$ cat flow/config.mk
export PLATFORM = sky130hd
export DESIGN_NAME = mod_exponent
export DESIGN_NICKNAME = mod_exponent
export VERILOG_FILES = /design/flow/design.v
export SDC_FILE = /design/flow/constraint.sdc
export NUM_CORES = 4
export LEC_CHECK = 0
export ABC_AREA = 0
export CAP_MARGIN = 20
export CELL_PAD_IN_SITES_GLOBAL_PLACEMENT = 3
export CORE_ASPECT_RATIO = 1.28
export CORE_MARGIN = 2
export CORE_UTILIZATION = 34
export GPL_ROUTABILITY_DRIVEN = 0
export GPL_TIMING_DRIVEN = 0
export HOLD_SLACK_MARGIN = 0.28
export MAX_ROUTING_LAYER = met4
export PLACE_DENSITY = 0.4
export SLEW_MARGIN = 20
$ cat flow/constraint.sdc
create_clock -name core_clock -period 10.0 [get_ports {clk_in}]
set_input_delay 2.0000 -clock core_clock [delete_from_list [all_inputs] [get_ports {clk_in}]]
set_output_delay 2.0000 -clock core_clock [all_outputs]
set_load 0.01 [all_outputs]
$ cat flow/design.v
`timescale 1ns/1ps
`default_nettype none
module multiplier #(parameter WIDTH=256) (
    input wire clk_in,
    input wire rst_in,
    input wire [WIDTH-1:0] a_in,
    input wire [WIDTH-1:0] b_in,
    input wire valid_in,
    output logic [WIDTH*2-1:0] c_out,
    output logic valid_out,
    output logic busy_out
    );
    typedef enum {IDLE=0,COMPUTING=1,DONE=2} fsm_state;
    fsm_state state;
    logic [$clog2(WIDTH)-1:0] index;
    always_ff @(posedge clk_in) begin
        if (rst_in) begin
            c_out <= 0;
            index <= 0;
            state <= IDLE;
            valid_out <= 0;
            busy_out <= 0;
        end else begin
            case (state)
                IDLE: begin
                    if (valid_in) begin
                        c_out <= 0;
                        index <= 0;
                        state <= COMPUTING;
                        busy_out <= 1;
                    end
                end
                COMPUTING: begin
                    if (b_in[index] == 1'b1) begin
                        c_out <= c_out + (a_in << index);  
                    end
                    if (index == WIDTH-1) begin
                        valid_out <= 1;
                        busy_out <= 0;
                        state <= DONE;
                    end
                    index <= index+1;
                end
                DONE: begin
                    valid_out <= 0;
                    state <= IDLE;
                end
            endcase
        end
    end
endmodule
`default_nettype wire
`timescale 1ns/1ps
`default_nettype none
module mont_reduction #(parameter WIDTH=512)
    (input wire clk_in,
     input wire rst_in,
     input wire [WIDTH*2:0] x_mont,
     input wire [WIDTH-1:0] N,
     input wire [WIDTH:0] R,  
     input wire [WIDTH-1:0] N_prime,  
     input wire valid_in,
     output logic [WIDTH-1:0] x_out,
     output logic valid_out,
     output logic busy_out
    );
    logic [WIDTH:0] R_length;
    assign R_length = WIDTH;
    logic signed [WIDTH:0] m;
    logic signed [WIDTH*2:0] t;
    logic mult_valid_in, mult_valid_out, mult_busy;
    logic [WIDTH:0] mult_a, mult_b;
    logic [WIDTH*2+1:0] mult_out;
    multiplier #(.WIDTH(WIDTH+1))
     multiplier(
        .clk_in(clk_in),
        .rst_in(rst_in),
        .a_in(mult_a),
        .b_in(mult_b),
        .valid_in(mult_valid_in),
        .c_out(mult_out),
        .valid_out(mult_valid_out),
        .busy_out(mult_busy)
     );
    typedef enum  {IDLE=0,FIRST_OP=1,SETUP_SECOND=2,SECOND_OP=3,CHECK=4,DONE=5} fsm_state;
    fsm_state state;
    always_ff @(posedge clk_in) begin 
        if (rst_in) begin
            m <= 0;
            t <= 0;
            state <= IDLE;
            busy_out <= 1'b0;
            valid_out <= 1'b0;
            mult_valid_in <= 1'b0;
        end else begin
            case (state)
                IDLE: begin
                    if (valid_in) begin
                        mult_a <= x_mont[WIDTH:0];
                        mult_b <= N_prime;
                        mult_valid_in <= 1'b1;
                        state <= FIRST_OP;
                        busy_out <= 1'b1;
                    end
                end 
                FIRST_OP: begin
                    if (mult_valid_out) begin
                        state <= SETUP_SECOND;
                        m <= mult_out[WIDTH-1:0];
                    end
                    mult_valid_in <= 1'b0;
                end
                SETUP_SECOND: begin
                    mult_a <= m;
                    mult_b <= {1'b0,N};
                    mult_valid_in <= 1'b1;
                    state <= SECOND_OP;
                end
                SECOND_OP: begin
                    if (mult_valid_out) begin
                        t <= $signed({1'b0,x_mont}) - $signed(mult_out) >>> R_length;
                        state <= CHECK;
                    end
                    mult_valid_in <= 0;
                end
                CHECK: begin
                    if (t < 0) begin
                        x_out <= t + $signed({1'b0,N});
                    end else begin
                        x_out <= t[WIDTH-1:0];
                    end
                    valid_out <= 1'b1;
                    state <= DONE;
                    busy_out <= 1'b0;
                end
                DONE: begin
                    valid_out <= 1'b0;
                    state <= IDLE;
                end
            endcase       
        end
    end
endmodule
`default_nettype wire
`timescale 1ns/1ps
`default_nettype none
module mod_exponent #(parameter WIDTH = 64) (
    input wire clk_in,
    input wire rst_in,
    input wire [WIDTH-1:0] base,
    input wire [WIDTH-1:0] exponent,
    input wire [WIDTH-1:0] modulo,
    input wire [WIDTH-1:0] inv_modulo,  
    input wire [WIDTH:0] R,  
    input wire [WIDTH-1:0] start_product,  
    input wire valid_in,
    input wire ready_in,  
    output logic [WIDTH-1:0] c_out,
    output logic valid_out,
    output logic busy_out
    );
    typedef enum {IDLE=0,COMPUTING=1,DONE=2,UPDATE_PRODUCT=3,REDUCE=5,UPDATE_BASE=4,NEXT=6,LAST_REDUCTION=7,WAITING=8,MULTIPLIER_START=9,MULTIPLIER_DONE=10} states;
    states state;
    logic [WIDTH-1:0] running_product, current_base;
    logic [$clog2(WIDTH)-1:0] current_index;
    logic [WIDTH*2:0] reduce_input1, reduce_input2;
    logic [WIDTH-1:0] reduce_output1, reduce_output2;
    logic finished, finished2;  
        logic mult_valid_in, mult_valid_out, mult_busy;
    logic [WIDTH-1:0] mult_a, mult_b;
    logic [WIDTH*2-1:0] mult_out;
    multiplier #(.WIDTH(WIDTH))
     multiplier(
        .clk_in(clk_in),
        .rst_in(rst_in),
        .a_in(mult_a),
        .b_in(mult_b),
        .valid_in(mult_valid_in),
        .c_out(mult_out),
        .valid_out(mult_valid_out),
        .busy_out(mult_busy)
     );
    logic [WIDTH-1:0] mark_a, mark_b;
    logic [WIDTH*2-1:0] mark_out;
    logic markiplier_valid_in, markiplier_valid_out, markiplier_busy;
    multiplier #(.WIDTH(WIDTH))
     markiplier(.clk_in(clk_in),
                .rst_in(rst_in),
                .a_in(mark_a),
                .b_in(mark_b),
                .valid_in(markiplier_valid_in),
                .c_out(mark_out),
                .valid_out(markiplier_valid_out),
                .busy_out(markiplier_busy)
                );
    logic reduction_valid_in, reduction_valid_out, reduction_busy;
    mont_reduction #(.WIDTH(WIDTH))
     reduction(.clk_in(clk_in),
                .rst_in(rst_in),
                .x_mont(mult_out),
                .N(modulo),
                .R(R),
                .N_prime(inv_modulo),
                .valid_in(mult_valid_out),
                .x_out(reduce_output1),
                .valid_out(reduction_valid_out),
                .busy_out(reduction_busy)
     );
    logic reduction2_valid_in, reduction2_valid_out, reduction2_busy;
    mont_reduction #(.WIDTH(WIDTH))
     reduction2(.clk_in(clk_in),
                .rst_in(rst_in),
                .x_mont(mark_out),
                .N(modulo),
                .R(R),
                .N_prime(inv_modulo),
                .valid_in(markiplier_valid_out),
                .x_out(reduce_output2),
                .valid_out(reduction2_valid_out),
                .busy_out(reduction2_busy)
     );
    always_ff @(posedge clk_in) begin
        if (rst_in) begin
            running_product <= start_product;
            current_index <= 0;
            state <= IDLE;
            busy_out <= 0;
            finished <= 0;
            finished2 <= 0;
            valid_out <= 0;
            mult_valid_in <= 0;
            markiplier_valid_in <= 0;
        end else begin
            case (state)
                IDLE: begin
                    if (valid_in) begin
                        state <= COMPUTING;
                        running_product <= start_product;
                        current_index <= 0;
                        current_base <= base; 
                        busy_out <= 1;
                    end
                end 
                COMPUTING: begin
                    if (exponent[current_index] == 1) begin
                        state <= UPDATE_PRODUCT;
                    end else begin
                        state <= UPDATE_BASE;
                    end
                    finished <= 0;
                end
                UPDATE_BASE: begin
                    mult_a <= current_base;
                    mult_b <= current_base;
                    mult_valid_in <= 1'b1;
                    state <= REDUCE;
                end
                UPDATE_PRODUCT: begin
                    mult_a <= current_base;
                    mult_b <= current_base;
                    mult_valid_in <= 1'b1;
                    mark_a <= current_base;
                    mark_b <= running_product;
                    markiplier_valid_in <= 1'b1;
                    state <= REDUCE;
                end
                REDUCE: begin
                    if (exponent[current_index] == 1) begin
                        if (reduction_valid_out) begin
                            finished <= 1'b1;
                            current_base <= reduce_output1;
                        end
                        if (reduction2_valid_out) begin
                            finished2 <= 1'b1;
                            running_product <= reduce_output2;
                        end
                        if (finished == 1'b1 && finished2 == 1'b1) begin
                            state <= NEXT;
                        end
                        mult_valid_in <= 0;
                        markiplier_valid_in <= 0;
                    end else begin
                        if (reduction_valid_out) begin
                            finished <= 1'b1;
                            current_base <= reduce_output1;
                        end
                        if (finished) begin
                            state <= NEXT;
                        end
                        mult_valid_in <= 0;
                    end
                end
                NEXT: begin
                    current_index <= current_index + 1;
                    if (current_index == WIDTH-1) begin
                        state <= LAST_REDUCTION;
                    end else begin
                        state <= COMPUTING;
                    end
                    finished <= 0;
                end
                LAST_REDUCTION: begin
                    mark_a <= running_product;  
                    mark_b <= 1'b1;
                    markiplier_valid_in <= 1'b1;
                    state <= WAITING;
                end
                WAITING: begin
                    markiplier_valid_in <= 1'b0;
                    if (reduction2_valid_out) begin
                        c_out <= reduce_output2;
                        valid_out <= 1;
                        busy_out <= 0;
                        state <= DONE;
                    end
                end
                DONE: begin
                    if (ready_in) begin 
                        state <= IDLE;
                        valid_out <= 0;
                    end
                end
            endcase
        end
    end
endmodule
`default_nettype wire
$ cat flow/run.sh
#!/bin/bash
# the make line also repeats each setting of config.mk as NAME=value (left out here)
make -C /OpenROAD-flow-scripts/flow DESIGN_CONFIG=/design/flow/config.mk WORK_HOME=/design/flow/orfs CLKGATE_MAP_FILE= finish
==> summary.txt, run 1 <==
Results of the full flow below.

Min path:
- The run gives the number of cells traversed by the worst hold path as 2.
- The run gives the end point of the most critical hold path as reduction.m[14]$_SDFFE_PP0P_.
- The run gives the startpoint of the tightest hold check path as reduction.m[14]$_SDFFE_PP0P_.
- The most critical min-delay path falls under flop to flop.

Placed design:
- The run gives the number of port buffers as 389.
- The wire-length estimate of the detail-placed layout is 633,000 um.
- The run puts the worst-case setup slack after placement at -0.827 ns.
- The run puts the area after detailed placement at 145,000 um^2.
- The number of placed instances, taps included, is 21,207.

Pwr:
- The run gives the proportion of total power due to net switching as 27.3%.
- The run puts the relative contribution of sequential cells to total power at 44.2%.
- The run puts the sequential power at 0.00710 W.
- The run puts the overall power after layout at 0.0161 W.
- In this run, power in the clock network comes to 0.00759 W.
- The run puts the power of the combinational group at 0.00138 W.
- Per the power-grid run, VDD falls by no more than 0.136 mV.
- Dividing total power by cell area gives a power density of 106 nW/um^2.
- For this design the total switching power over the nets is 0.00439 W.
- In this run, the combinational gates consume 8.6% of the power.
- The run puts the leakage component of the power at 59.5 nW.
- The run gives the largest power group as the clock network.
- The run gives the power share of the clock group as 47.2%.
- The run gives the internal power component as 0.0117 W.

Synthesis:
- The run gives the synthesized instance count as 15,632.
- The run gives the biggest combinational cell group after synthesis as AND-OR/OR-AND gates.
- The mapped netlist covers 133,000 um^2.
- The run gives the synthesized flop and latch total as 1,623.
- The main area contributors are edfxtp_1, dfxtp_1, ha_1, a21oi_1, mux2_2.
- The run gives the cell count in the Yosys report as 15,632.
- According to the Yosys statistics, the synthesized design has a chip area of 133,000 um^2.
- The run puts the sequential element share of the synthesized area at 30.3%.
- Summed over all instances, the cell type with the most area after synthesis is edfxtp_1.
- The run gives the synthesized area divided by synthesized cell count as 8.49 um^2.
- In this run, synthesis inferred 770 flip-flops with an integrated enable.
- The run gives the XOR/XNOR share of the synthesized area as 4.93%.
- The run puts the distinct cell type count of the synthesized netlist at 112.
- The run gives the most common cell in the netlist as nand2_1.
- Of the post-synthesis cell area, the dominant cell type holds 17.4%.
- The cell-mix breakdown from Yosys lists the adder-cell area share as 8.56%.
- Post-synth the commonest register cell is dfxtp_1.
- Per the synthesis report, the simple-gate share of the synthesized area is 15.7%.
- The number of nets in the synthesized netlist is 16,926.
- Per the synth stats, the proportion of register bits with asynchronous set or reset is 0%.
- The run puts the count of warnings emitted by yosys at 6.
- After synthesis, the share of cell area in mux cells is 13.5%.
- In the synthesized netlist, the cells that appear most often are nand2_1, a21oi_1, nor2_1.
- Of the total synthesized cell area, the portion taken by AND-OR and OR-AND cells is 22.6%.

Critical path:
- STA classifies the critical path endpoint as a flop.
- The run puts the cell count along the critical path at 28.
- The run gives the family with the most delay on the worst path as AND-OR/OR-AND gates.
- For reference, the critical path is launched at markiplier.index[1]$_SDFFE_PP0P_.
- The run gives the worst path buffer plus inverter count as 6.
- The run puts the worst path required time at 10.84 ns.
- The run gives the cell repeated most along the worst path as clkbuf_1.
- The run gives the internal reg-to-reg setup slack as 0.31 ns.
- The worst setup path is launched from a flop.
- In the setup report, the worst path falls into the class flop to flop.
- Counting cells, the worst reg-to-reg path comes to 28.
- The run gives the reg-to-reg critical path startpoint as markiplier.index[1]$_SDFFE_PP0P_.
- The most critical setup path has its endpoint at markiplier.c_out[126]$_SDFFE_PP0P_.
- Looking at the critical path, the highest net fanout was 10.
- The longest incremental delay of any stage on the critical path is reported as 0.82 ns.
- The endpoint identified for the worst register-to-register timing path is markiplier.c_out[126]$_SDFFE_PP0P_.
- The run puts the arrival time at the worst endpoint at 10.53 ns.
- The largest individual stage delay along the critical path comes from the cell o41ai_2.

GRT:
- The initial antenna violation count came to 79.
- The run puts the first-pass GRT wire length at 1,020,000 um.
- Entering global routing, the biggest net connects 29 pins.
- The number of global-route vias before repair was 126,691.
- The run puts the sum of overflow across all layers after global routing at 0.
- The run puts the overall track demand over capacity in global routing at 37.7%.

Final layout:
- The run gives the number of cells in the finished layout apart from fillers as 21,650.
- The run gives the area added between synthesis and finish as 14.0%.
- Per the layout report, the design carries 40,804 filler cells.
- The run puts the post-route cell area at 151,000 um^2.
- The run gives the share of the core filled with cells as 39.0%.
- For this run, the post-layout net count is 17,605.

Timing:
- In the final report, the number of endpoints failing setup comes to 0.
- The run gives the fraction of the cycle the final worst path needs as 96.9%.
- The run puts the final clock skew at 0.0926 ns.
- The run gives the clock period minus worst slack as 9.69 ns.
- The run gives the maximum operating frequency as 103 MHz.
- The run gives the tightest slew margin relative to the limit as 7.60%.
- Setup repair after global routing left no endpoint under its margin.
- Counting endpoints that fail hold in the final report gives 0.
- The run puts the least setup slack across all paths after layout at 0.311 ns.
- The final max-slew violation count recorded for this run is 0.
- The run puts the actual slew at the worst max-slew pin at 1.38 ns.

Clock tree:
- The run gives the maximum number of buffers from clock root to sink as 4.
- The run gives the number of buffers inserted during clock tree synthesis as 192.
- The run gives the TritonCTS clock tree as built.
- The run gives the number of hold buffers added after CTS as 0.
- The clock tree has to reach 1,623 sinks.
- The H-tree was split into 4 levels.
- The skew report gives the latency at the later pin of the worst-skew pair as 0.97 ns.
- The run puts the post-CTS clock slew at the launch and capture registers of the worst setup and hold paths at 0.07 ns.
- The cell sitting at the root of the clock tree is a clkbuf_16.

Floorplan:
- The run gives the placeable core region as 389,000 um^2.
- The die is 711 um tall.
- Before placement the cells fill 34.2% of the core.
- In this run the horizontal extent of the chip is 556 um.
- The run puts the top-level I/O count at 455.
- The floorplan has 259 rows.
- The run puts the overall die area at 395,000 um^2.

Flow run:
- The run gives the total of max-cap violations as 0.
- The run puts the count of tool warnings at 97.

Status:
- The flow ran to the end and the layout has no timing, DRC or antenna violations.

Route:
- TritonRoute output was used to compute an average wire per cell of 34.6 um.
- The run gives the post-detailed-route count of antenna-violating nets as 0.
- The run puts the via density per instance at 5.89.
- The first detailed-routing pass ran for 5 iterations.
- The run puts the count of vias placed by the detailed router at 127,574.
- The run gives the total wire length after detailed routing as 749,000 um.
- The run gives the number of DRC violations after detailed-routing iteration 0 as 11,253.
- The DRC violation total left in the routed layout is recorded as 0.
repair_timing:
item                                    CTS  global route
pin swaps                                 1             0
hold endpoints to repair                  0             0
buffers inserted                          2             0
resized                                  10            33
endpoints found under the setup margin   19            27
per-stage QoR:
stage / hold WS [ns] / TNS, ns
2_1_floorplan: 0.391 / -548.82
5_1_grt: 0.459 / 0
6_report: 0.450 / 0
3_3_place_gp: 0.437 / -4215.07
3_5_place_dp: 0.437 / -5.01
4_1_cts: 0.445 / 0
routing by layer:
| metal | wire (um) | share of wire [%] | GRT usage, % |
|---|---|---|---|
| met1 | 273000 | 36 | 39.6 |
| met2 | 355000 | 47 | 61.5 |
| met3 | 41100 | 5.5 | 6.18 |
| met4 | 79800 | 11 | 32.7 |
| met5 | 0 | 0 | - |
layout make-up:
type	instances	area (um^2)	share of cell area (%)
multi-input combinational	12464	87100	57.5
sequential	1623	40200	26.6
tap	5089	6370	4.21
clock buffer	246	5150	3.41
timing repair buffer	488	5030	3.32
buffer	964	3730	2.47
inverter	578	2170	1.43
clock inverter	109	1390	0.918
antenna	89	223	0.147
==> run 2: changes to the inputs <==
Settings changed: ABC_AREA 0 to default, CELL_PAD_IN_SITES_GLOBAL_PLACEMENT 3 to default, CORE_ASPECT_RATIO 1.28 to default, CORE_UTILIZATION 34 to 30, GPL_ROUTABILITY_DRIVEN 0 to default, GPL_TIMING_DRIVEN 0 to default, HOLD_SLACK_MARGIN 0.28 to default, MAX_ROUTING_LAYER met4 to default.
Clock period 10.0 ns to 8.75 ns, I/O delays scaled along.
==> run 2 against run 1 <==
Net effect: area after synthesis is the same; maximum frequency rose by 21%; synthesized cell count did not move; critical endpoint is now multiplier.c_out[126]$_SDFFE_PP0P_; highest routed layer is now met5; register-to-register slack improved by 0.45 ns; largest cell class unchanged; cell area is 0.61% lower; clock power grew 25%; setup slack better by 0.45 ns; still clean on timing, DRC and antenna; flip-flop count did not move; utilization fell by 4.9 points; total power grew 18%.
==> summary.txt, run 2 <==
Results of the full flow below.

Synthesis:
- The run gives the net count of the mapped netlist as 16,926.
- Synthesis produced 15,632 cells.
- The synthesized design contains 770 enable-type register cells.
- Sorting the synthesis cell report by count puts at the top nand2_1.
- The run puts the cell count in the Yosys report at 15,632.
- The run puts the simple-gate share of the synthesized area at 15.7%.
- The run gives the cell accounting for the most synthesized area as edfxtp_1.
- The run puts the top-area cell type share of the netlist area at 17.4%.
- The run gives the distinct cell type count of the synthesized netlist as 112.
- The run gives the sequential element share of the synthesized area as 30.3%.
- In this run, the synthesized area fraction spent on AND-OR/OR-AND gates is recorded as 22.6%.
- According to the Yosys statistics, the synthesized design has a chip area of 133,000 um^2.
- The synthesis report gives the async set-or-reset register share as 0%.
- The synthesized design contains 1,623 register bits.
- By count the netlist is led by nand2_1, a21oi_1, nor2_1.
- The run puts the synthesized area divided by synthesized cell count at 8.49 um^2.
- The run gives the count of warnings emitted by yosys as 6.
- The run gives the XOR/XNOR share of the synthesized area as 4.93%.
- For reference, the top logic cell family by area is AND-OR/OR-AND gates.
- After Yosys synthesis, full adders, half adders and majority gates account for 8.56% of the synthesized area.
- The run gives the prevailing post-synth register cell as dfxtp_1.
- After synthesis, the cell types taking the most area are edfxtp_1, dfxtp_1, ha_1, a21oi_1, mux2_2.
- Before any placement, the netlist area is recorded as 133,000 um^2.
- The run puts the multiplexer share of the synthesized area at 13.5%.

Clock tree:
- In this run, post-CTS repair resized a total of 0 instances.
- The run gives the number of hold buffers added after CTS as 0.
- Buffers added to address setup during post-CTS repair amount to 0.
- The run gives the TritonCTS clock tree as built.
- The run gives the number of H-tree levels as 4.
- Looking at the clock tree report, the root buffer type is clkbuf_16.
- Looking at the worst setup and hold paths, the clock pins of their registers show a slew of 0.06 ns.
- The run gives the number of buffers inserted during clock tree synthesis as 215.
- In this run the deepest clock path goes through 4 buffers.
- The run gives the clock latency on the worst-skew pair as 1.00 ns.
- The run puts the clock sink count at 1,623.

Critical path:
- The run gives the family with the most delay on the worst path as AND-OR/OR-AND gates.
- In this run the critical register-to-register path is captured at multiplier.c_out[126]$_SDFFE_PP0P_.
- The worst setup path is launched from a flop.
- The run gives the worst setup path category as flop to flop.
- OpenSTA lists the critical path endpoint as multiplier.c_out[126]$_SDFFE_PP0P_.
- The run puts the delay of the slowest cell on the worst path at 0.63 ns.
- The timing report shows that the slowest cell on the worst path is dfxtp_4.
- In this run the register-to-register setup slack is 0.76 ns.
- The critical path endpoint has a required time of 9.61 ns.
- The run gives the kind of capture point of the worst setup path as a flop.
- According to the timing report, the arrival time at the worst endpoint equals 8.85 ns.
- The run puts the number of cells on the worst reg-to-reg path at 24.
- Walking the critical path from launch to capture passes 24 cell instances.
- STA lists the maximum fanout along the critical path as 33.
- The run puts the worst path buffer plus inverter count at 1.
- In this design, the critical path's most frequently occurring cell is nor2_1.
- The run gives the startpoint of the worst setup timing path as multiplier.index[1]$_SDFFE_PP0P_.
- Listed in order, past its start point the critical path passes buf_4 > mux2_2 > o21ai_0 > mux2i_1 > mux2i_1 > nor2_1 > nor2_1 > o22ai_1 > ha_1 > nand2_1 > nor2_1 > nand2_1 > nor4_1 > o31ai_1 > a21oi_1 > and3b_1 > a31oi_1 > o21ai_1 > nor3b_1 > a31oi_1 > o31ai_1 > a311oi_1 > xnor2_1 > a22o_1.
- Looking at the reg2reg group, the worst path starts from multiplier.index[1]$_SDFFE_PP0P_.

Pwr:
- In this run switching power makes up 26.0% of total power.
- Power comes to 0.0190 W.
- The run puts the relative contribution of sequential cells to total power at 42.8%.
- Of the total power, combinational logic draws 7.0%.
- The run puts the power of the combinational group at 0.00133 W.
- Looking at the group totals, the largest power group turns out to be the clock network.
- The run puts the total net switching power at 0.00492 W.
- The run gives the leakage component of the power as 59.3 nW.
- The run gives the sequential power as 0.00812 W.
- The run puts the cell area power density at 126 nW/um^2.
- Power attributed to the clock group is 0.00952 W.
- The run puts the power share of the clock group at 50.2%.
- The run gives the internal power component as 0.0140 W.
- The run puts the maximum vdd ir drop at 0.159 mV.

Floorplan:
- The run gives the placeable core region as 441,000 um^2.
- The run puts the site row count at 244.
- The run puts the share of the core filled by cells before placement at 30.1%.
- The run puts the die outline height at 669 um.
- The run gives the top-level I/O count as 455.
- The run puts the horizontal die dimension at 669 um.
- The run puts the overall die area at 448,000 um^2.

Placed design:
- The run gives the half-perimeter wire length after detailed placement as 536,000 um.
- The run puts the number of port buffers at 389.
- The run puts the final weighted congestion in routability-driven placement at 0.961.

GRT:
- Recorded from the global router log, the overflow total was 0.
- The run puts the number of global-route vias before repair at 116,915.
- The run puts the pin count of the biggest net entering global routing at 129.
- Global routing consumed, over all layers together, 28.1% of the routing resources.
- The first global-routing pass estimated 906,000 um of wire.
- The run gives the initial antenna violation count as 88.

Route:
- The run puts the per-cell routed wire length at 30.2 um.
- The run puts the total wire length after detailed routing at 654,000 um.
- The run puts the post-detailed-route count of antenna-violating nets at 0.
- The violation tally recorded at the end of detailed-routing iteration 0 is 11,816.
- The detailed router placed 122,537 vias in this run.
- The first TritonRoute pass finished after 6 iterations.
- Per the detail_route report, vias per standard cell equal 5.65.
- TritonRoute reported its final design rule violation total as 0.

Timing:
- The run gives the final hold violation count as 0.
- The run gives the final clock skew as 0.161 ns.
- Setup repair after global routing left no endpoint under its margin.
- The run gives the final number of setup-violating endpoints as 0.
- The run gives the tightest slew margin relative to the limit as 17.7%.
- The run gives the final number of max-transition violations as 0.
- The run gives the fraction of the cycle the final worst path needs as 91.3%.
- The run gives the maximum operating frequency as 125 MHz.
- After routing, the total negative slack on setup checks comes to 0 ns.
- For the finished layout, the period the worst path requires is 7.99 ns.
- The run puts the actual slew at the worst max-slew pin at 1.23 ns.

Min path:
- The run gives the end point of the most critical hold path as reduction.m[47]$_SDFFE_PP0P_.
- The min-delay analysis places its worst path in the category flop to flop.
- STA lists the startpoint of the worst hold path as reduction.m[47]$_SDFFE_PP0P_.
- In the hold timing report, the worst path depth is 2.

Flow run:
- The run gives the count of tool warnings as 103.
- The run gives the total of max-cap violations as 0.

Final layout:
- The run puts the number of nets at the end of the flow at 16,856.
- The run gives the share of the core filled with cells as 34.1%.
- The run gives the area added between synthesis and finish as 13.3%.

Status:
- The run finished with no timing, DRC or antenna violations.
run 2: layer usage:
metal	part of all wire, %	track usage [%]
met5	0.030	0
met4	4.9	11.6
met3	5.2	3.21
met2	47	47.4
met1	43	36.5
run 2: cell type report:
cell class	instances	area (um^2)
diodes	30	75.1
clock buffers	293	6240
clock inverters	111	1200
fillers	46778	291000
inverters	578	2170
multi-input cells	12464	86900
flip-flops and latches	1623	40300
well taps	5904	7390
repair buffers	680	6160
run 2: per-stage QoR:
stage | setup slack [ns] | area [um^2] | std cells | hold WS [ns]
6_report | 0.761 | 150000 | 21683 | 0.451
5_1_grt | 0.366 | 150000 | 21658 | 0.467
4_1_cts | 0.940 | 150000 | 21652 | 0.451
3_5_place_dp | 0.999 | 143000 | 21248 | 0.443
3_3_place_gp | 0.998 | 143000 | 21247 | 0.438
2_1_floorplan | -3.13 | 133000 | 15632 | 0.391
==> run 3: changes to the inputs <==
Settings changed: CAP_MARGIN 20 to 30, CORE_MARGIN 2 to 6, CORE_UTILIZATION 30 to 40, CTS_CLUSTER_SIZE from default to 96, HOLD_SLACK_MARGIN from default to -0.1, PLACE_DENSITY 0.4 to default.
Clock period 8.75 ns to 10.4 ns, I/O delays scaled along.
==> run 3 against run 2 <==
Net effect: still clean on timing, DRC and antenna; via count grew 2.0%; clock skew down 0.091 ns; sequential share of layout area rose by 0.61 points; total power is 19% lower; sequential power shrank 16%; synthesized cell count stayed put; combinational power is 23% lower; first-iteration DRC count up 28%; hold slack got worse by 0.0098 ns; count of clock-buffer cells in the layout fell by 4; non-clock buffer count is 103 lower; largest cell class unchanged; largest power group unchanged.
==> summary.txt, run 3 <==
Results of the full flow below.

Synthesis:
- The run puts the fraction of registers with async set/reset at 0%.
- The run gives the aoi/oai-family share of the synthesized area as 22.6%.
- The run gives the sequential element share of the synthesized area as 30.3%.
- Ranked by total cell area, the synthesized netlist is headed by edfxtp_1, dfxtp_1, ha_1, a21oi_1, mux2_2.
- The run puts the distinct cell type count of the synthesized netlist at 112.
- Ranked by instance count, the synthesized netlist is headed by nand2_1, a21oi_1, nor2_1.
- The cell-mix breakdown from Yosys lists the XOR/XNOR area share as 4.93%.
- Looking at area per cell type in the netlist, the leader is edfxtp_1.
- The portion of synthesized area spent on multiplexers is 13.5%.
- The run puts the synthesized flop and latch total at 1,623.
- The run puts the count of flip-flops with a built-in enable after synthesis at 770.
- Summing the areas of all and, or, nand and nor instances in the mapped netlist gives 15.7% of the synthesized area.
- The run gives the prevailing post-synth register cell as dfxtp_1.
- The run gives the top-area cell type share of the netlist area as 17.4%.
- The most frequently used library cell after synthesis is nand2_1.
- For this design, Yosys synthesis ends with a cell count of 15,632.
- The synthesis log from Yosys contains 6 warnings.
- The run puts the net count of the mapped netlist at 16,926.
- After synthesis, the chip area reported by Yosys is 133,000 um^2.
- The run gives the cell area after technology mapping as 133,000 um^2.
- The run gives the synthesized instance count as 15,632.
- For reference, full adder, half adder and majority cells occupy 8.56% of the area reported after synthesis.
- Among the non-sequential cells, AND-OR/OR-AND gates take the most area.
- The run gives the synthesized area divided by synthesized cell count as 8.49 um^2.

Timing:
- Setup violations remaining at the end of the flow were counted as 0.
- The run gives the least setup slack across all paths after layout as 2.09 ns.
- The run puts the tightest slew margin relative to the limit at 25.0%.
- Setup repair after global routing left no endpoint under its margin.
- The run gives the clock period minus worst slack as 8.31 ns.
- The run gives the final number of max-transition violations as 0.
- Endpoints failing hold in the final report were tallied at 0.
- The run gives the maximum operating frequency as 120 MHz.
- The transition time recorded at the tightest slew-check pin is 1.12 ns.
- The run puts the fraction of the cycle the final worst path needs at 79.9%.
- The run gives the final clock skew as 0.0698 ns.

Critical path:
- The critical path crosses 25 cells after its start point.
- The run gives the destination of the critical timing path as reduction2.multiplier.c_out[127]$_SDFFE_PP0P_.
- The run gives the capture instance of the worst register-to-register path as reduction2.multiplier.c_out[127]$_SDFFE_PP0P_.
- The run gives the kind of capture point of the worst setup path as a flop.
- Looking at the critical path, the highest net fanout was 55.
- For reference, the most critical setup path is categorized as flop to flop.
- The report puts the cell count of the worst reg-to-reg path at 25.
- The critical path starts at reduction2.multiplier.index[0]$_SDFFE_PP0P_.
- STA classifies the critical path startpoint as a flop.
- The largest individual stage delay along the critical path comes from the cell nor3_1.
- The run gives the family with the most delay on the worst path as AND-OR/OR-AND gates.
- The launch point of the worst register-to-register path is recorded as reduction2.multiplier.index[0]$_SDFFE_PP0P_.
- The timing report gives the biggest stage delay along the critical path as 0.97 ns.
- The run gives the cell repeated most along the worst path as o21ai_0.
- For the worst setup path, the data arrival time is 9.08 ns.
- At the worst endpoint, the required time is 11.17 ns.
- The run puts the worst path buffer plus inverter count at 1.
- The run puts the internal reg-to-reg setup slack at 2.09 ns.

Floorplan:
- The run gives the overall die area as 346,000 um^2.
- The share of the core area taken by cells at floorplan is 40.4%.
- The run gives the horizontal die dimension as 588 um.
- The run gives the site row count as 210.
- The run puts the placeable core region at 329,000 um^2.
- The run gives the die outline height as 588 um.
- During I/O placement, the number of pins put on the boundary was 455.

Placed design:
- The run gives the final weighted congestion in routability-driven placement as 1.04.
- Per the placement log, port buffering inserted 389 buffers.
- Detailed placement finished with a half-perimeter wire length of 472,000 um.
- The run gives the area after detailed placement as 140,000 um^2.
- The run gives the worst-case setup slack after placement as 2.45 ns.
- In this run, placement finished with an instance count of 19,586.

Clock tree:
- The run puts the number of hold buffers added after CTS at 0.
- As reported, the later end of the worst-skew pair has a clock insertion delay of 0.96 ns.
- The run puts the number of H-tree levels at 4.
- The run gives the maximum number of buffers from clock root to sink as 4.
- The tree is rooted in a clkbuf_16.
- The run puts the post-CTS setup-driven buffer insertion count at 0.
- In the CTS report, the clock slew at the register clock pins of the worst setup and hold paths is listed as 0.06 ns.
- TritonCTS built the clock tree.
- CTS added clock buffers totalling 201.
- The run puts the number of instances resized during post-cts repair at 0.
- Clock tree synthesis found a total of 1,623 sinks.

Pwr:
- Of all power groups, the one with the highest power is the clock network.
- The run gives the leakage component of the power as 58.5 nW.
- The run gives the overall power after layout as 0.0153 W.
- The run puts the maximum vdd ir drop at 0.133 mV.
- The run gives the combinational share of power as 6.7%.
- The run gives the proportion of total power due to net switching as 25.2%.
- The flow reports power dissipated in combinational cells as 0.00103 W.
- The power report attributes to the sequential group a share of 44.5%.
- The run puts the internal power component at 0.0115 W.
- The run puts the power share of the clock group at 48.8%.
- The run puts the cell area power density at 104 nW/um^2.
- Sequential cells consume a total of 0.00683 W.
- In this run the power spent charging and discharging nets is 0.00387 W.
- The run puts the power attributed to the clock group at 0.00749 W.

Route:
- The run gives the total wire length after detailed routing as 583,000 um.
- The first detailed-routing pass ran for 6 iterations.
- The run gives the number of DRC violations after detailed routing as 0.
- The run gives the per-cell routed wire length as 29.1 um.
- The run puts the post-detailed-route count of antenna-violating nets at 0.
- The run puts the count of vias placed by the detailed router at 125,005.
- The run gives the via density per instance as 6.25.
- Per the log, the first TritonRoute iteration ended with a DRC count of 15,181.

Min path:
- In this run the most critical hold path is launched from reduction2.x_out[4]$_DFFE_PP_.
- The run puts the number of cells traversed by the worst hold path at 0.
- The most critical min-delay path falls under flop to flop.
- The run gives the end point of the most critical hold path as c_out[4]$_DFFE_PP_.

Final layout:
- The run puts the number of cells in the finished layout apart from fillers at 20,004.
- With fillers left out, the area of the finished cells amounts to 147,000 um^2.
- The run puts the number of nets at the end of the flow at 16,739.
- The run gives the area added between synthesis and finish as 10.8%.

GRT:
- The run gives the sum of overflow across all layers after global routing as 0.
- The number of global-route vias before repair came to 115,145.
- Global routing used 31.7% of the available tracks.
- The run gives the first-pass GRT wire length as 818,000 um.
- The initial antenna violation count was 63.
- The run gives the pin count of the biggest net entering global routing as 89.

Flow run:
- The run puts the total of max-cap violations at 0.
- In this run the tools logged warnings totalling 95.

Status:
- The flow ran to the end and the layout has no timing, DRC or antenna violations.
==> run 3: final cells by class <==
| cell class | count | area, um^2 |
|---|---|---|
| Antenna cell | 41 | 103 |
| Clock buffer | 289 | 5790 |
| Clock inverter | 86 | 1070 |
| Fill cell | 32917 | 182000 |
| Inverter | 578 | 2170 |
| Multi-Input combinational cell | 12464 | 86900 |
| Sequential cell | 1623 | 40300 |
| Tap cell | 4346 | 5440 |
| Timing Repair Buffer | 577 | 5340 |
==> run 3: stage by stage <==
step,hold slack [ns],setup TNS [ns],utilization [%]
detailed placement,0.430,0,42.6
finish,0.441,0,44.8
global placement,0.425,0,42.6
CTS,0.419,0,44.7
global route,0.436,0,44.7
floorplan,0.391,-466.26,-
==> run 3: per-layer routing <==
layer	part of all wire [%]	vias to the layer above	wire [um]	global-route usage, %
met5	0.030	-	174	0
met4	7.1	26	41400	18.2
met3	8.9	1161	51700	5.71
met2	44	5889	254000	49.4
met1	40	60646	235000	41.3
li1	-	57283	-	-
==> run 4: changes to the inputs <==
Settings changed: CAP_MARGIN 30 to 20, CORE_MARGIN 6 to 2, CORE_UTILIZATION 40 to 70, CTS_CLUSTER_SIZE 96 to default, HOLD_SLACK_MARGIN -0.1 to default, MAX_ROUTING_LAYER from default to met4, PLACE_DENSITY from default to 0.6.
Clock period 10.4 ns to 5.55 ns, I/O delays scaled along.
==> run 4 against run 3 <==
Net effect: the run now fails in global routing (5_1_grt); die area shrank 44%; area after synthesis is the same; synthesized cell count is the same.
==> summary.txt, run 4 <==
Figures from the flow reports.

Placed design:
- The run gives the half-perimeter wire length after detailed placement as 470,000 um.
- The run gives the final weighted congestion in routability-driven placement as 1.31.
- The run puts the area after detailed placement at 157,000 um^2.
- The run puts the number of port buffers at 389.
- At the placement stage, the worst setup path has a slack of -0.756 ns.

Synthesis:
- Yosys mapped a number of flops with a built-in enable equal to 770.
- The run gives the distinct cell type count of the synthesized netlist as 112.
- The run puts the count of warnings emitted by yosys at 6.
- In the Yosys report, the sequential cells make up 30.3% of the chip area.
- For this design, Yosys synthesis ends with a cell count of 15,632.
- By instance count, the leading cell after synthesis is nand2_1.
- The run gives the aoi/oai-family share of the synthesized area as 22.6%.
- Yosys reports that the most numerous cell types are nand2_1, a21oi_1, nor2_1.
- Synthesis produced 15,632 cells.
- The run gives the fraction of registers with async set/reset as 0%.
- The run puts the synthesized area divided by synthesized cell count at 8.49 um^2.
- The run gives the biggest combinational cell group after synthesis as AND-OR/OR-AND gates.
- In this run, the synthesized area fraction spent on xor and xnor cells is recorded as 4.93%.
- The commonest register cell is dfxtp_1.
- The synthesis report lists the most area-consuming cells as edfxtp_1, dfxtp_1, ha_1, a21oi_1, mux2_2.
- The run gives the total cell area reported by yosys after synthesis as 133,000 um^2.
- The run gives the net count of the mapped netlist as 16,926.
- The synthesized netlist devotes 8.56% of its cell area to adder and majority cells.
- The run gives the simple-gate share of the synthesized area as 15.7%.
- The run gives the cell area after technology mapping as 133,000 um^2.
- The run gives the cell accounting for the most synthesized area as edfxtp_1.
- The run puts the synthesized flop and latch total at 1,623.
- In this run the biggest area consumer among cell types represents 17.4% of the synthesized area.
- The run puts the multiplexer share of the synthesized area at 13.5%.

Status:
- The first error in the log reads "[ERROR GRT-0116] Global routing finished with congestion. Check the congestion regions in the DRC Viewer".
- The run stopped with a tool error.
- The run ended at global routing (5_1_grt).

Floorplan:
- Row generation in the floorplan step produced 159 rows.
- The run gives the horizontal die dimension as 439 um.
- The run puts the top-level I/O count at 455.
- The run gives the placeable core region as 188,000 um^2.
- The run gives the die outline height as 439 um.
- The run puts the share of the core filled by cells before placement at 70.5%.
- The run gives the overall die area as 193,000 um^2.

Clock tree:
- In this run, post-CTS hold repair placed 0 buffers.
- The tree is rooted in a clkbuf_16.
- The run gives the maximum number of buffers from clock root to sink as 3.
- The H-tree generated during clock tree synthesis spans 4 levels.
- The CTS report gives the tree buffer count as 177.
- The run gives the clock sink count as 1,623.

GRT:
- Per the GRT congestion report, total overflow comes to 1,452.
- The run puts the overall track demand over capacity in global routing at 80.2%.
[run 4: repair_timing]
| action | 4_1_cts |
|---|---|
| gates resized | 1008 |
| gates cloned | 8 |
| endpoints found under the setup margin | 180 |
| pin swaps | 310 |
| setup buffers | 285 |
[run 4: metrics by stage]
step                total power (W)  std cells  utilization, %
floorplan                    0.0139      15632               -
global placement             0.0150      20234            83.5
detailed placement           0.0151      20234            83.6
CTS                          0.0276      20843            90.2
[run 4: metal layers]
metal	overflow	GRT usage (%)
met2	824	96.6
met1	29	77.7
met5	-	-
met4	563	83.9
met3	36	60.3
==> run 5: changes to the inputs <==
Settings changed: ABC_AREA from default to 1, CAP_MARGIN 20 to 40, CELL_PAD_IN_SITES_DETAIL_PLACEMENT from default to 0, CELL_PAD_IN_SITES_GLOBAL_PLACEMENT from default to 3, CORE_MARGIN 2 to 5, CORE_UTILIZATION 70 to 36, GPL_ROUTABILITY_DRIVEN from default to 1, GPL_TIMING_DRIVEN from default to 0, MAX_ROUTING_LAYER met4 to met5, PLACE_DENSITY 0.6 to default, PLACE_DENSITY_LB_ADDON from default to 0.13, SETUP_SLACK_MARGIN from default to 3.86, SLEW_MARGIN 20 to 10, TNS_END_PERCENT from default to 45.
Clock period 5.55 ns to 13.9 ns, I/O delays scaled along.
==> run 5 against run 4 <==
Net effect: the run now finishes clean; synthesized cell count rose by 76%; area after synthesis grew 20%; die area rose by 140%.
==> summary.txt, run 5 <==
Results of the full flow below.

Synthesis:
- The run puts the aoi/oai-family share of the synthesized area at 19.2%.
- The run puts the fraction of registers with async set/reset at 0%.
- The run puts the multiplexer share of the synthesized area at 0.295%.
- Of all cell types, the one taking the most synthesized area is nand2_1.
- The run gives the net count of the mapped netlist as 28,758.
- Counting flops with a built-in enable in the synthesized netlist gives 770.
- The run gives the count of warnings emitted by yosys as 6.
- After synthesis the cells add up to 160,000 um^2.
- In the post-synthesis netlist, the biggest area contributors are nand2_1, edfxtp_1, dfxtp_1, inv_1, nor2_1.
- In this run, synthesis produced a sequential element count of 1,623.
- Of the combinational cells, the family taking the most area is simple AND/OR/NAND/NOR gates.
- The area fraction of the largest cell type after synthesis is 19.0%.
- After synthesis, the netlist uses 58 different library cells.
- After synthesis, flip-flops and latches occupy 25.1% of the total area.
- In this run the mean area of a mapped cell was 5.82 um^2.
- The run gives the synthesized instance count as 27,464.
- The synthesized netlist devotes 1.28% of its cell area to XOR and XNOR gates.
- The run gives the simple-gate share of the synthesized area as 36.2%.
- Looking at the cell usage after synthesis, the top flip-flop cell is dfxtp_1.
- The most common cell in the synthesized netlist is nand2_1.
- The run puts the cell count in the Yosys report at 27,464.
- The run puts the total cell area reported by yosys after synthesis at 160,000 um^2.
- The run gives the adder and majority gate portion of the synthesized area as 7.11%.
- Yosys reports that the most numerous cell types are nand2_1, inv_1, nor2_1.

Timing:
- The run puts the final number of setup-violating endpoints at 0.
- The run gives the tightest slew margin relative to the limit as 21.7%.
- The run puts the final clock skew at 0.0546 ns.
- Setup total negative slack on the finished layout was measured at 0 ns.
- The run gives the final number of max-transition violations as 0.
- Counting I/O delays and the setup requirement, the final critical path takes 7.07 ns.
- Setup repair after global routing left no endpoint under its margin.
- The run gives the maximum operating frequency as 142 MHz.
- The run puts the fraction of the cycle the final worst path needs at 50.8%.
- The run puts the final hold violation count at 0.
- The run puts the actual slew at the worst max-slew pin at 1.16 ns.

Final layout:
- The run gives the layout filler cell count as 50,532.
- The run gives the number of nets at the end of the flow as 29,523.
- Between the synthesized netlist and the finished layout, the area growth was recorded as 13.0%.

Clock tree:
- The run puts the number of instances resized during post-cts repair at 0.
- The run gives the root buffer selected by CTS as clkbuf_16.
- The run gives the clock sink count as 1,623.
- The run puts the post-CTS setup-driven buffer insertion count at 0.
- TritonCTS built the clock tree.
- The longest clock path from root to sink contains 4 buffers.
- TritonCTS created 198 clock buffers.
- The run gives the number of hold buffers added after CTS as 0.
- The run puts the post-CTS clock slew at the launch and capture registers of the worst setup and hold paths at 0.07 ns.
- The run puts the clock latency on the worst-skew pair at 0.97 ns.
- The H-tree was split into 4 levels.

Pwr:
- The run puts the power attributed to the clock group at 0.00560 W.
- The run gives the leakage component of the power as 83.8 nW.
- The run puts the total net switching power at 0.00321 W.
- Combinational cells consume a total of 0.00111 W.
- The run gives the combinational share of power as 9.4%.
- The dominant power group in this design is the clock network.
- The run gives the cell area power density as 65.2 nW/um^2.
- The run puts the power share of the clock group at 47.6%.
- Of the total power, registers draw 43.0%.
- The run puts the overall power after layout at 0.0118 W.
- Per the breakdown, switching nets consume 27.3% of all power.
- The run puts the maximum vdd ir drop at 0.0999 mV.
- The run puts the sequential power at 0.00507 W.
- The run gives the internal power component as 0.00857 W.

Critical path:
- In the setup report, the worst path falls into the class flop to flop.
- Looking at the critical path, the single cell with the biggest stage delay is a21oi_1.
- All stages included, the depth of the critical timing path comes to 23.
- STA classifies the critical path startpoint as a flop.
- The cell sequence reported for the critical path is inv_1 > buf_2 > clkbuf_1 > o21ai_0 > nand2_1 > o21ai_0 > o21ai_0 > o21ai_0 > buf_2 > nand2_1 > nand2_1 > o22ai_1 > ha_1 > a21oi_1 > o21ai_0 > a21oi_1 > a21boi_0 > nand2_1 > a21oi_1 > nand2_1 > nand2_1 > nand3_1 > a21oi_1.
- In this run the critical register-to-register path is captured at reduction2.multiplier.c_out[123]$_SDFFE_PP0P_.
- The run gives the number of cells on the worst reg-to-reg path as 23.
- The timing report attributes the biggest portion of critical-path delay to AND-OR/OR-AND gates.
- Following the worst setup path forward leads to its endpoint at reduction2.multiplier.c_out[123]$_SDFFE_PP0P_.
- The run puts the worst path buffer plus inverter count at 4.
- For this run, the slowest stage of the critical path takes 0.70 ns.
- The run gives the internal reg-to-reg setup slack as 6.83 ns.
- The OpenROAD report gives the critical path a required time of 14.77 ns.
- The run gives the arrival time at the worst endpoint as 7.93 ns.
- The startpoint identified for the worst register-to-register timing path is reduction2.multiplier.index[1]$_SDFFE_PP0P_.
- Among the stages of the critical path, the cell type that occurs most often is nand2_1.
- The run gives the maximum fanout encountered on the critical timing path as 10.
- The worst setup path is captured at a flop.
- Per STA, the startpoint of the critical path is reduction2.multiplier.index[1]$_SDFFE_PP0P_.

Route:
- The run puts the post-detailed-route count of antenna-violating nets at 0.
- The run puts the number of DRC violations after detailed routing at 0.
- The run puts the total wire length after detailed routing at 1,050,000 um.
- In the final routed layout, each cell accounts on average for 30.6 um.
- The run gives the via density per instance as 5.77.
- The run puts the number of optimization iterations in the first detailed-route pass at 7.
- The run gives the number of DRC violations after detailed-routing iteration 0 as 26,566.
- The run gives the count of vias placed by the detailed router as 198,071.

Placed design:
- The run gives the number of port buffers as 388.
- Per the gpl log, the routability congestion estimate is 1.17.
- The run gives the half-perimeter wire length after detailed placement as 915,000 um.

Floorplan:
- The run gives the horizontal die dimension as 676 um.
- The run puts the site row count at 244.
- The run gives the share of the core filled by cells before placement as 36.2%.
- From bottom edge to top edge, the die measures 676 um.
- The run gives the top-level I/O count as 455.
- The run puts the placeable core region at 442,000 um^2.
- According to the floorplan report, the total die area is 458,000 um^2.

Flow run:
- The run puts the count of tool warnings at 95.
- The tool flagged a number of max-cap violations equal to 0.

Min path:
- The run gives the startpoint of the tightest hold check path as markiplier.state[1]$_DFF_P_.
- The endpoint of the worst hold path is reported as markiplier.state[0]$_DFF_P_.
- The run puts the number of cells traversed by the worst hold path at 2.
- The run gives the worst min-delay path category as flop to flop.

GRT:
- Per the GRT congestion report, total overflow comes to 0.
- The initial antenna violation count came to 65.
- The run gives the pin count of the biggest net entering global routing as 35.
- The run puts the overall track demand over capacity in global routing at 43.4%.
- The run gives the first-pass GRT wire length as 1,400,000 um.
- The number of global-route vias before repair was 180,124.

Status:
- The run finished with no timing, DRC or antenna violations.
[run 5: per-layer routing]
layer / vias to the layer above / part of all wire [%] / track usage, % / wire length [um]
li1: 91047 / - / - / -
met1: 93078 / 38 / 52.5 / 397000
met2: 11155 / 41 / 64.6 / 432000
met3: 2757 / 9.7 / 9.15 / 101000
met4: 34 / 11 / 39.2 / 119000
met5: - / 0.026 / 0 / 276
[run 5: layout make-up]
class                   instances  area (um^2)  share of cell area (%)
multi-input cells           21321       102000                    56.7
flip-flops and latches       1623        40200                    22.3
inverters                    3676        13800                    7.64
well taps                    5904         7390                    4.09
repair buffers                565         6390                    3.54
clock buffers                 260         5390                    2.98
plain buffers                 844         3550                    1.96
clock inverters               104         1320                   0.729
diodes                         50          125                  0.0693
[run 5: through the flow]
stage | utilization [%] | hold WS, ns | std cells | setup WS [ns] | area, um^2
after floorplan | - | 0.396 | 27464 | 4.57 | 160000
after global placement | 38.7 | 0.405 | 33756 | 0.0460 | 171000
after detailed placement | 39.3 | 0.409 | 33916 | 7.04 | 174000
after CTS | 40.8 | 0.428 | 34280 | 7.29 | 180000
after global routing | 40.8 | 0.458 | 34311 | 6.89 | 181000
final | 40.9 | 0.429 | 34347 | 6.83 | 181000
==> run 6: changes to the inputs <==
Settings changed: ABC_AREA 1 to default, CAP_MARGIN 40 to 20, CELL_PAD_IN_SITES_DETAIL_PLACEMENT 0 to default, CELL_PAD_IN_SITES_GLOBAL_PLACEMENT 3 to default, CORE_MARGIN 5 to 2, CORE_UTILIZATION 36 to 70, GPL_ROUTABILITY_DRIVEN 1 to default, GPL_TIMING_DRIVEN 0 to default, MAX_ROUTING_LAYER met5 to met4, PLACE_DENSITY_LB_ADDON 0.13 to default, SETUP_SLACK_MARGIN 3.86 to default, SLEW_MARGIN 10 to 20, TNS_END_PERCENT 45 to default.
Clock period 13.9 ns to 6.2 ns, I/O delays scaled along.
==> run 6 against run 5 <==
Net effect: the flow now stops in global routing (5_1_grt); area after synthesis down 17%; synthesized cell count down 43%; die area down 58%.
==> summary.txt, run 6 <==
Figures from the flow reports.

Synthesis:
- The run puts the aoi/oai-family share of the synthesized area at 22.6%.
- Per the post-synthesis report, the number of cells in the design is 15,632.
- The run puts the adder and majority gate portion of the synthesized area at 8.56%.
- The run puts the multiplexer share of the synthesized area at 13.5%.
- The run puts the simple-gate share of the synthesized area at 15.7%.
- The run puts the count of flip-flops with a built-in enable after synthesis at 770.
- Synthesis instantiated 112 different standard cells from the library.
- The cell area that synthesis handed to floorplanning was 133,000 um^2.
- Each instance of the synthesized netlist takes up on average 8.49 um^2.
- In the Yosys report the total cell count is 15,632.
- The run gives the most common cell in the netlist as nand2_1.
- The run gives the sequential element share of the synthesized area as 30.3%.
- The run puts the net count of the mapped netlist at 16,926.
- The run gives the top-area cell type share of the netlist area as 17.4%.
- edfxtp_1 takes more of the synthesized area than any other cell.
- For this run, the chip area from Yosys synthesis comes to 133,000 um^2.
- Per the synthesis report, the XOR/XNOR share of the synthesized area is 4.93%.
- For reference, the top cells by count after synthesis are nand2_1, a21oi_1, nor2_1.
- The synthesized design contains 1,623 register bits.
- The run puts the count of warnings emitted by yosys at 6.
- The run puts the fraction of registers with async set/reset at 0%.
- Yosys attributes the largest share of cell area to edfxtp_1, dfxtp_1, ha_1, a21oi_1, mux2_2.
- Post-synth the commonest register cell is dfxtp_1.
- The run gives the biggest combinational cell group after synthesis as AND-OR/OR-AND gates.

Floorplan:
- The run gives the horizontal die dimension as 439 um.
- The run puts the placeable core region at 188,000 um^2.
- The run puts the overall die area at 193,000 um^2.
- According to the floorplan report, the die height is 439 um.
- The run gives the share of the core filled by cells before placement as 70.5%.
- The run puts the top-level I/O count at 455.
- The report lists the number of standard-cell rows as 159.

Clock tree:
- The run puts the number of H-tree levels at 4.
- The run puts the clock sink count at 1,623.
- Looking at the clock tree report, the root buffer type is clkbuf_16.
- The run puts the maximum number of buffers from clock root to sink at 3.
- The run gives the number of buffers inserted during clock tree synthesis as 178.

Placed design:
- At the end of routability-driven placement, the weighted congestion stood at 1.21.
- The run gives the number of port buffers as 389.
- Detailed placement finished with a half-perimeter wire length of 462,000 um.

Status:
- The tool reported: "[ERROR GRT-0116] Global routing finished with congestion. Check the congestion regions in the DRC Viewer".
- The run stopped with a tool error.
- The run gives the failing step as global routing (5_1_grt).

GRT:
- The run gives the overall track demand over capacity in global routing as 68.0%.
- The run gives the sum of overflow across all layers after global routing as 44.
-- run 6: routing by layer --
metal / global-route usage, % / GRT overflow
met5: - / -
met2: 87.3 / 22
met3: 42.5 / 1
met4: 68.7 / 21
met1: 67.8 / 0
-- run 6: metrics by stage --
stage	hold slack, ns	setup WS (ns)	instance area (um^2)	power (W)	instances
detailed placement	0.435	-0.310	147000	0.0134	18914
global placement	0.430	-0.333	147000	0.0133	18914
CTS	0.449	0.00657	153000	0.0248	19249
floorplan	0.391	0.0113	133000	0.0124	15632
-- run 6: what timing repair did --
| item | in CTS |
|---|---|
| endpoints found under the setup margin | 47 |
| hold buffers | 0 |
| buffers inserted | 5 |
| gates resized | 27 |
==> run 7: changes to the inputs <==
Settings changed: CORE_UTILIZATION 70 to 56, MAX_ROUTING_LAYER met4 to default, SETUP_SLACK_MARGIN from default to -0.43.
Clock period 6.2 ns to 4.5 ns, I/O delays scaled along.
==> run 7 against run 6 <==
Net effect: the run again fails in global routing (5_1_grt); area after synthesis did not move; synthesized cell count did not move; die area rose by 25%.
==> summary.txt, run 7 <==
Figures from the flow reports.

Status:
- The run stopped with a tool error.
- Progress stopped at global routing (5_1_grt).

Clock tree:
- The run puts the maximum number of buffers from clock root to sink at 3.
- The run puts the number of buffers inserted during clock tree synthesis at 183.
- The run gives the number of H-tree levels as 4.
- The tree is rooted in a clkbuf_16.
- The run puts the clock sink count at 1,623.

Synthesis:
- The run gives the synthesized flop and latch total as 1,623.
- Sorting the synthesized cells by how often they occur yields nand2_1, a21oi_1, nor2_1.
- The run gives the top-area cell type share of the netlist area as 17.4%.
- The run gives the prevailing post-synth register cell as dfxtp_1.
- Sorting the synthesized cells by area gives the leading types as edfxtp_1, dfxtp_1, ha_1, a21oi_1, mux2_2.
- The run gives the aoi/oai-family share of the synthesized area as 22.6%.
- The run puts the total cell area reported by yosys after synthesis at 133,000 um^2.
- For reference, XOR and XNOR gates occupy 4.93% of the area reported after synthesis.
- In the synthesized netlist the async set-or-reset flop fraction comes to 0%.
- The run gives the cell count in the Yosys report as 15,632.
- The number of nets handed over by synthesis was 16,926.
- The run puts the multiplexer share of the synthesized area at 13.5%.
- The run puts the cell area after technology mapping at 133,000 um^2.
- Among the non-sequential cells, AND-OR/OR-AND gates take the most area.
- After Yosys synthesis, and, or, nand and nor cells account for 15.7% of the synthesized area.
- The run gives the adder and majority gate portion of the synthesized area as 8.56%.
- The run puts the distinct cell type count of the synthesized netlist at 112.
- The run gives the sequential element share of the synthesized area as 30.3%.
- The cell count after synthesis came out at 15,632.
- Sorting the synthesis cell report by count puts at the top nand2_1.
- The run puts the synthesized area divided by synthesized cell count at 8.49 um^2.
- The warning tally printed by Yosys for this design is 6.
- The run gives the cell accounting for the most synthesized area as edfxtp_1.
- The run gives the count of flip-flops with a built-in enable after synthesis as 770.

Floorplan:
- The run gives the placeable core region as 235,000 um^2.
- According to the floorplan report, the total die area is 241,000 um^2.
- The run puts the die outline height at 491 um.
- The run gives the horizontal die dimension as 491 um.
- The run puts the top-level I/O count at 455.
- The run puts the site row count at 178.
- The run puts the share of the core filled by cells before placement at 56.4%.

Placed design:
- The run puts the half-perimeter wire length after detailed placement at 530,000 um.
- The run gives the number of port buffers as 389.
- The run gives the final weighted congestion in routability-driven placement as 1.19.
- The run gives the worst-case setup slack after placement as -1.94 ns.
[run 7: timing repair]
| action | 4_1_cts |
|---|---|
| cloned | 4 |
| buffers inserted | 91 |
| setup endpoints to repair | 335 |
| pin swaps | 128 |
| hold buffers | 0 |
| resized | 518 |
[run 7: through the flow]
stage	utilization, %	std cells	cell area, um^2	hold WS (ns)	setup TNS (ns)
after floorplan	-	15632	135000	0.391	-231.10
after global placement	72.4	22393	170000	0.436	-353.64
after detailed placement	72.4	22393	170000	0.444	-387.62
after CTS	76.4	22826	180000	0.434	-259.37
==> run 8: changes to the inputs <==
Settings changed: CORE_UTILIZATION 56 to 40, SETUP_SLACK_MARGIN -0.43 to 1.2.
==> run 8 against run 7 <==
Net effect: now fails the layout checks on negative setup slack; die area rose by 40%; synthesized cell count did not move; area after synthesis did not move.
==> summary.txt, run 8 <==
Results of the full flow below.

Status:
- The run finished, with violations left.
- The violated checks flagged are negative setup slack.

GRT:
- The run puts the sum of overflow across all layers after global routing at 0.
- The run gives the pin count of the biggest net entering global routing as 157.
- The run gives the overall track demand over capacity in global routing as 39.3%.
- The run puts the initial antenna violation count at 95.
- The number of global-route vias before repair was 141,156.
- The run puts the first-pass GRT wire length at 974,000 um.

Clock tree:
- The run gives the clock latency on the worst-skew pair as 0.99 ns.
- The run gives the post-CTS clock slew at the launch and capture registers of the worst setup and hold paths as 0.07 ns.
- In this run the clock root is driven by a clkbuf_16.
- The run gives the clock sink count as 1,623.
- The run gives the number of H-tree levels as 4.
- The run gives the number of buffers inserted during clock tree synthesis as 195.
- The number of hold buffers added after CTS was 0.
- TritonCTS built the clock tree.
- The run puts the maximum number of buffers from clock root to sink at 4.

Synthesis:
- The run gives the most common cell in the netlist as nand2_1.
- Synthesis instantiated 112 different standard cells from the library.
- The run gives the cell accounting for the most synthesized area as edfxtp_1.
- The warning tally printed by Yosys for this design is 6.
- The run gives the biggest combinational cell group after synthesis as AND-OR/OR-AND gates.
- The run puts the count of flip-flops with a built-in enable after synthesis at 770.
- The run gives the synthesized area divided by synthesized cell count as 8.49 um^2.
- For reference, the top cells by area after synthesis are edfxtp_1, dfxtp_1, ha_1, a21oi_1, mux2_2.
- The run gives the synthesized instance count as 15,632.
- Summing the areas of all compound-gate instances in the mapped netlist gives 22.6% of the synthesized area.
- The synthesized netlist was found by Yosys to have 15,632 cells.
- The run gives the synthesized flop and latch total as 1,623.
- In this run, the synthesized area fraction spent on and/or/nand/nor cells is recorded as 15.7%.
- The run gives the cell area after technology mapping as 133,000 um^2.
- The run gives the total cell area reported by yosys after synthesis as 133,000 um^2.
- For reference, the top cells by count after synthesis are nand2_1, a21oi_1, nor2_1.
- The run gives the multiplexer share of the synthesized area as 13.5%.
- Summed over its instances, the top area cell type makes up 17.4% of the synthesized netlist area.
- Summing the sequential cell areas from Yosys gives 30.3% of the chip area.
- The run puts the adder and majority gate portion of the synthesized area at 8.56%.
- The run gives the net count of the mapped netlist as 16,926.
- The run gives the XOR/XNOR share of the synthesized area as 4.93%.
- Per the synth stats, the proportion of register bits with asynchronous set or reset is 0%.
- The run gives the prevailing post-synth register cell as dfxtp_1.

Pwr:
- The run puts the maximum vdd ir drop at 0.334 mV.
- For this design the total switching power over the nets is 0.00939 W.
- The run gives the power attributed to the clock group as 0.0170 W.
- The run puts the power of the combinational group at 0.00325 W.
- The run gives the proportion of total power due to net switching as 26.1%.
- Of all power groups, the one with the highest power is the clock network.
- The run gives the relative contribution of sequential cells to total power as 43.8%.
- Power attributed to sequential cells is 0.0157 W.
- The run puts the cell area power density at 185 nW/um^2.
- In the power breakdown, the internal column shows 0.0266 W.
- In this run, the clock network consumes 47.2% of the power.
- The run gives the leakage component of the power as 85.1 nW.
- Looking at the power breakdown, combinational cells take 9.0% of the total.

Route:
- Dividing the detail-routed wire length by the instance count gives 27.7 um.
- The run gives the number of DRC violations after detailed routing as 0.
- The run puts the post-detailed-route count of antenna-violating nets at 0.
- After the first detailed-routing iteration, the DRC count stood at 15,747.
- Per the detail_route report, vias per standard cell equal 5.89.
- The run gives the count of vias placed by the detailed router as 147,171.
- The pre-antenna-repair detailed-routing pass consisted of 8 iterations.
- The run gives the total wire length after detailed routing as 692,000 um.

Critical path:
- The run gives the arrival time at the worst endpoint as 6.72 ns.
- The run puts the maximum fanout encountered on the critical timing path at 7.
- On the critical path the largest part of the delay comes from AND-OR/OR-AND gates.
- In this run the worst setup path terminates at reduction.multiplier.c_out[126]$_SDFFE_PP0P_.
- Looking at the reg2reg group, the worst path ends at reduction.multiplier.c_out[126]$_SDFFE_PP0P_.
- The launch point of the critical path was reported as reduction.multiplier.index[0]$_SDFFE_PP0P_.
- The worst register-to-register path has a depth of 25.
- The run gives the worst path required time as 5.32 ns.
- STA classifies the critical path endpoint as a flop.
- The run puts the internal reg-to-reg setup slack at -1.40 ns.
- In this run the critical register-to-register path is launched from reduction.multiplier.index[0]$_SDFFE_PP0P_.
- The run gives the critical path launch point type as a flop.
- The run puts the delay of the slowest cell on the worst path at 0.51 ns.
- The critical path runs through a total of 25 cells.
- The largest individual stage delay along the critical path comes from the cell mux4_2.
- The run puts the worst path buffer plus inverter count at 2.
- The run gives the worst setup path category as flop to flop.

Timing:
- Checking max transition, the worst relative margin is 15.1%.
- The run puts the final number of max-transition violations at 0.
- The run puts the fraction of the cycle the final worst path needs at 131%.
- After layout, the setup clock skew is reported as 0.144 ns.
- The run gives the clock period minus worst slack as 5.90 ns.
- Across all setup checks in the final design, the least slack found is -1.40 ns.
- The run gives the maximum operating frequency as 169 MHz.
- Setup repair after global routing could not meet its margin everywhere.
- The run puts the final hold violation count at 0.
- The run puts the final number of setup-violating endpoints at 461.
- The run gives the actual slew at the worst max-slew pin as 1.26 ns.

Floorplan:
- The run gives the site row count as 211.
- The run puts the die outline height at 580 um.
- Before placement the cells fill 40.2% of the core.
- The run puts the overall die area at 336,000 um^2.
- The run puts the top-level I/O count at 455.
- The run puts the horizontal die dimension at 580 um.
- The run puts the placeable core region at 330,000 um^2.

Placed design:
- The run gives the final weighted congestion in routability-driven placement as 1.08.
- The run gives the number of port buffers as 389.
- The run puts the half-perimeter wire length after detailed placement at 565,000 um.
- The run gives the worst-case setup slack after placement as -1.64 ns.

Flow run:
- In this run the tools logged warnings totalling 105.
- The run gives the total of max-cap violations as 0.

Final layout:
- The run puts the area added between synthesis and finish at 46.7%.
- The run gives the number of nets at the end of the flow as 21,680.
- The finished layout reports a core utilization of 59.0%.

Min path:
- The run puts the number of cells traversed by the worst hold path at 2.
- STA reports the tightest min-delay check as being of type input port to flop.
- The run gives the startpoint of the tightest hold check path as rst_in.
- Hold analysis lists the worst path endpoint as reduction.t[17]$_SDFFE_PP0P_.
run 8: layer usage:
layer / vias to the layer above / GRT usage (%) / routed length [um]
met3: 1886 / 6.87 / 55900
met1: 70986 / 47.2 / 262000
li1: 67214 / - / -
met4: 40 / 33.0 / 70400
met2: 7045 / 61.3 / 303000
met5: - / 0 / 303
run 8: final cells by class:
type                       count  area [um^2]
clock buffer                 257         5410
fill                       29417       136000
antenna                       84          210
inverter                     578         2180
timing repair buffer        5524        44900
clock inverter               104         1240
tap                         4366         5460
multi-input combinational  12464        95000
sequential                  1623        40300
run 8: through the flow:
stage                     cells  hold WS, ns  TNS (ns)  cell area [um^2]  power [W]
after floorplan           15632        0.391   -166.05            135000     0.0172
after global placement    24101        0.421   -378.03            176000     0.0191
after detailed placement  24101        0.427   -383.62            177000     0.0191
after CTS                 24821        0.330   -240.53            192000     0.0359
after global routing      24966        0.355   -379.93            195000     0.0367
final                     25000        0.382   -294.81            195000     0.0359
run 8: what timing repair did:
action                     in CTS  in global routing
gates resized                1274                444
pin swaps                     401                207
setup endpoints to repair     787                801
gates cloned                    9                  1
buffers inserted              350                 94
Power and IR drop assume default switching activity.
